==> trial 30: inputs <==
==> flow/design.v (excerpt) <==
module vga_top(
	input ClkPort,
	input BtnC,
	input BtnU,
	input BtnD,
	input BtnR,
	input BtnL,
	input MoveTick,  
	output hSync, vSync,
	output [3:0] vgaR, vgaG, vgaB,
	output An0, An1, An2, An3, An4, An5, An6, An7,
	output Ca, Cb, Cc, Cd, Ce, Cf, Cg, Dp,
	output MemOE, MemWR, RamCS, QuadSpiFlashCS
	);
	wire Reset;
	assign Reset=BtnC;
	wire bright;
	wire[9:0] hc, vc;
	wire[3:0] lives;
	wire [6:0] ssdOut;
	wire [3:0] anode;
	wire [11:0] rgb;
	display_controller dc(.clk(ClkPort), .rst(Reset), .hSync(hSync), .vSync(vSync), .bright(bright), .hCount(hc), .vCount(vc));
	game_control sc(.clk(ClkPort), .en(MoveTick), .bright(bright), .rst(BtnC), .up(BtnU), .down(BtnD),.left(BtnL),.right(BtnR),.hCount(hc), .vCount(vc), .rgb(rgb), .lives(lives));
	display_lives cnt(.clk(ClkPort), .displayNumber(lives), .anode(anode), .ssdOut(ssdOut));
	assign vgaR = rgb[11 : 8];
	assign vgaG = rgb[7  : 4];
	assign vgaB = rgb[3  : 0];
	assign {MemOE, MemWR, RamCS, QuadSpiFlashCS} = 4'b1111;
	assign {An7, An6, An5, An4, An3, An2, An1, An0} = {4'b1111, anode};
	assign {Ca, Cb, Cc, Cd, Ce, Cf, Cg} = ssdOut[6 : 0];
	assign Dp = 1'b1;  
endmodule
Settings: LEC_CHECK=0, ABC_AREA=0, CAP_MARGIN=20, CELL_PAD_IN_SITES_DETAIL_PLACEMENT=1, CORE_ASPECT_RATIO=1.2, CORE_MARGIN=7, CORE_UTILIZATION=52, CTS_CLUSTER_DIAMETER=285, CTS_CLUSTER_SIZE=100, GPL_ROUTABILITY_DRIVEN=1, GPL_TIMING_DRIVEN=1, PLACE_DENSITY=0.61, SETUP_SLACK_MARGIN=1.92, SLEW_MARGIN=20, TNS_END_PERCENT=35; clock period 11.4 ns.
run.sh (not shown) runs the stock make flow with config.mk's settings and CLKGATE_MAP_FILE=.
==> build 9 (differences from trial 30) <==
- ABC_AREA: 0 -> not set
- CELL_PAD_IN_SITES_DETAIL_PLACEMENT: 1 -> not set
- CORE_ASPECT_RATIO: 1.2 -> not set
- CORE_MARGIN: 7 -> 2
- CORE_UTILIZATION: 52 -> 40
- CTS_CLUSTER_DIAMETER: 285 -> not set
- CTS_CLUSTER_SIZE: 100 -> not set
- GPL_ROUTABILITY_DRIVEN: 1 -> not set
- GPL_TIMING_DRIVEN: 1 -> not set
- PLACE_DENSITY: 0.61 -> 0.6
- SETUP_SLACK_MARGIN: 1.92 -> not set
- TNS_END_PERCENT: 35 -> not set
==> flow/constraint.sdc (replaced) <==
create_clock -name core_clock -period 12.0 [get_ports {ClkPort}]
set_input_delay 2.4000 -clock core_clock [delete_from_list [all_inputs] [get_ports {ClkPort}]]
set_output_delay 2.4000 -clock core_clock [all_outputs]
set_load 0.01 [all_outputs]
==> summary of the runs <==
- Build 9 went through all stages and came out clean. Trial 30 produced a clean layout.
- Between trial 30 and build 9, the lower clock skew is in build 9 (gap 0.0085 ns).
- Synthesized cell count is the same in build 9 and trial 30.
- Of trial 30 and build 9, trial 30 has the higher total power (gap about 8%, measured against build 9).
- Against build 9, the combinational power of trial 30 is larger by about 10%.
- Against trial 30, the wire length of build 9 is lower by about 7%.
- Final cell count: build 9 is higher than trial 30 (about 5.5%).
- Against trial 30, the design area of build 9 is larger by 0.84%.
- Critical path depth is the same in trial 30 and build 9.
==> figures <==
                                                                            trial 30      build 9
Startpoint of the lowest-slack register-to-register path                 sc.xpos2[3]  sc.xpos2[1]
Result of the run                                   no timing/DRC/antenna violations  no timing/DRC/antenna violations
Worst slew margin relative to its limit                                        0.194        0.209
Number of filler instances in the final layout                                  5503         5787
Worst Skew                                                                 0.0217 ns    0.0132 ns
Initial antenna violation count                                                    1            3
IR drop worst, VDD                                                          0.137 mV     0.124 mV
Multi-input gate share of total cell area                                      0.777        0.770
Leakage power                                                                10.6 nW      10.6 nW
Fraction of met1 tracks used by global routing                                 0.487        0.459
Weighted congestion reported at the end of routability-driven placement         1.09         1.00
Arr. time, crit path                                                         6.81 ns      6.96 ns
Worst setup path end                                                         vgaB[2]      vgaB[0]
Internal                                                                     2.05 mW      1.94 mW
Fraction of standard cell area that is sequential                              0.127        0.126
Reported sequential group power                                             0.646 mW     0.641 mW
Cell area reported after detailed placement                               23600 um^2   23800 um^2
Standard cell core area                                                   43600 um^2   56500 um^2

* * *

==> inputs of 02-28 <==
Starting RTL as in the previous note.
==> flow/design.v (excerpt) <==
module vga_top(
	input ClkPort,
	input BtnC,
	input BtnU,
	input BtnD,
	input BtnR,
	input BtnL,
	input MoveTick,  
	output hSync, vSync,
	output [3:0] vgaR, vgaG, vgaB,
	output An0, An1, An2, An3, An4, An5, An6, An7,
	output Ca, Cb, Cc, Cd, Ce, Cf, Cg, Dp,
	output MemOE, MemWR, RamCS, QuadSpiFlashCS
	);
==> flow/config.mk <==
export PLATFORM = sky130hd
export DESIGN_NAME = vga_top
export DESIGN_NICKNAME = vga_top
export VERILOG_FILES = /design/flow/design.v
export SDC_FILE = /design/flow/constraint.sdc
export NUM_CORES = 4
export LEC_CHECK = 0
export ABC_AREA = 1
export CAP_MARGIN = 5
export CELL_PAD_IN_SITES_DETAIL_PLACEMENT = 2
export CELL_PAD_IN_SITES_GLOBAL_PLACEMENT = 3
export CORE_MARGIN = 2
export CORE_UTILIZATION = 51
export GPL_ROUTABILITY_DRIVEN = 0
export GPL_TIMING_DRIVEN = 0
export HOLD_SLACK_MARGIN = 0.04
export PLACE_DENSITY_LB_ADDON = 0.02
export SLEW_MARGIN = 10
export TNS_END_PERCENT = 30
==> flow/constraint.sdc <==
create_clock -name core_clock -period 9.28 [get_ports {ClkPort}]
set_input_delay 1.8560 -clock core_clock [delete_from_list [all_inputs] [get_ports {ClkPort}]]
set_output_delay 1.8560 -clock core_clock [all_outputs]
set_load 0.01 [all_outputs]
==> 05-11: changes against 02-28 <==
==> flow/config.mk (replaced) <==
export PLATFORM = sky130hd
export DESIGN_NAME = vga_top
export DESIGN_NICKNAME = vga_top
export VERILOG_FILES = /design/flow/design.v
export SDC_FILE = /design/flow/constraint.sdc
export NUM_CORES = 4
export LEC_CHECK = 0
export ABC_AREA = 1
export CAP_MARGIN = 20
export CORE_MARGIN = 2
export CORE_UTILIZATION = 72
export PLACE_DENSITY = 0.6
export SLEW_MARGIN = 20
==> flow/constraint.sdc (replaced) <==
create_clock -name core_clock -period 2.91 [get_ports {ClkPort}]
set_input_delay 0.5820 -clock core_clock [delete_from_list [all_inputs] [get_ports {ClkPort}]]
set_output_delay 0.5820 -clock core_clock [all_outputs]
set_load 0.01 [all_outputs]
==> comparison table <==
Run status: 05-11 aborted with a tool error; 02-28 aborted with a tool error
Failing step: 05-11 3_5_place_dp; 02-28 3_1_place_gp_skip_io
Fraction of registers with async set/reset: 05-11 100%; 02-28 100%
Count of library flops with an enable pin: 05-11 0; 02-28 0
Avg Inst Size Synth: 05-11 6.34 um^2; 02-28 6.34 um^2
Placeable core region: 05-11 34700 um^2; 02-28 49200 um^2
Instance count of the mapped netlist: 05-11 4027; 02-28 4027
Floorplan row count: 05-11 68; 02-28 81
DIE AREA: 05-11 37000 um^2; 02-28 51800 um^2
Die outline height: 05-11 192 um; 02-28 228 um
Xor+xnor area frac: 05-11 5.14%; 02-28 5.14%
Main flop type after synthesis: 05-11 dfrtp_1; 02-28 dfrtp_1
Initial standard-cell utilization of the core: 05-11 73.5%; 02-28 51.9%
Fa+ha+maj area frac: 05-11 18.5%; 02-28 18.5%
Die extent in x: 05-11 192 um; 02-28 228 um
Top cell type by total area after synthesis: 05-11 ha_1; 02-28 ha_1
Synthesis area per yosys: 05-11 25500 um^2; 02-28 25500 um^2
Most popular library cell in the synthesized design by count: 05-11 nand2_1; 02-28 nand2_1
Seq share, synth: 05-11 12.0%; 02-28 12.0%
Top-area cell share: 05-11 18.5%; 02-28 18.5%
Number of cells in the yosys synthesis report: 05-11 4027; 02-28 4027
No activity file was given, so power comes from the tool's default toggle rates.
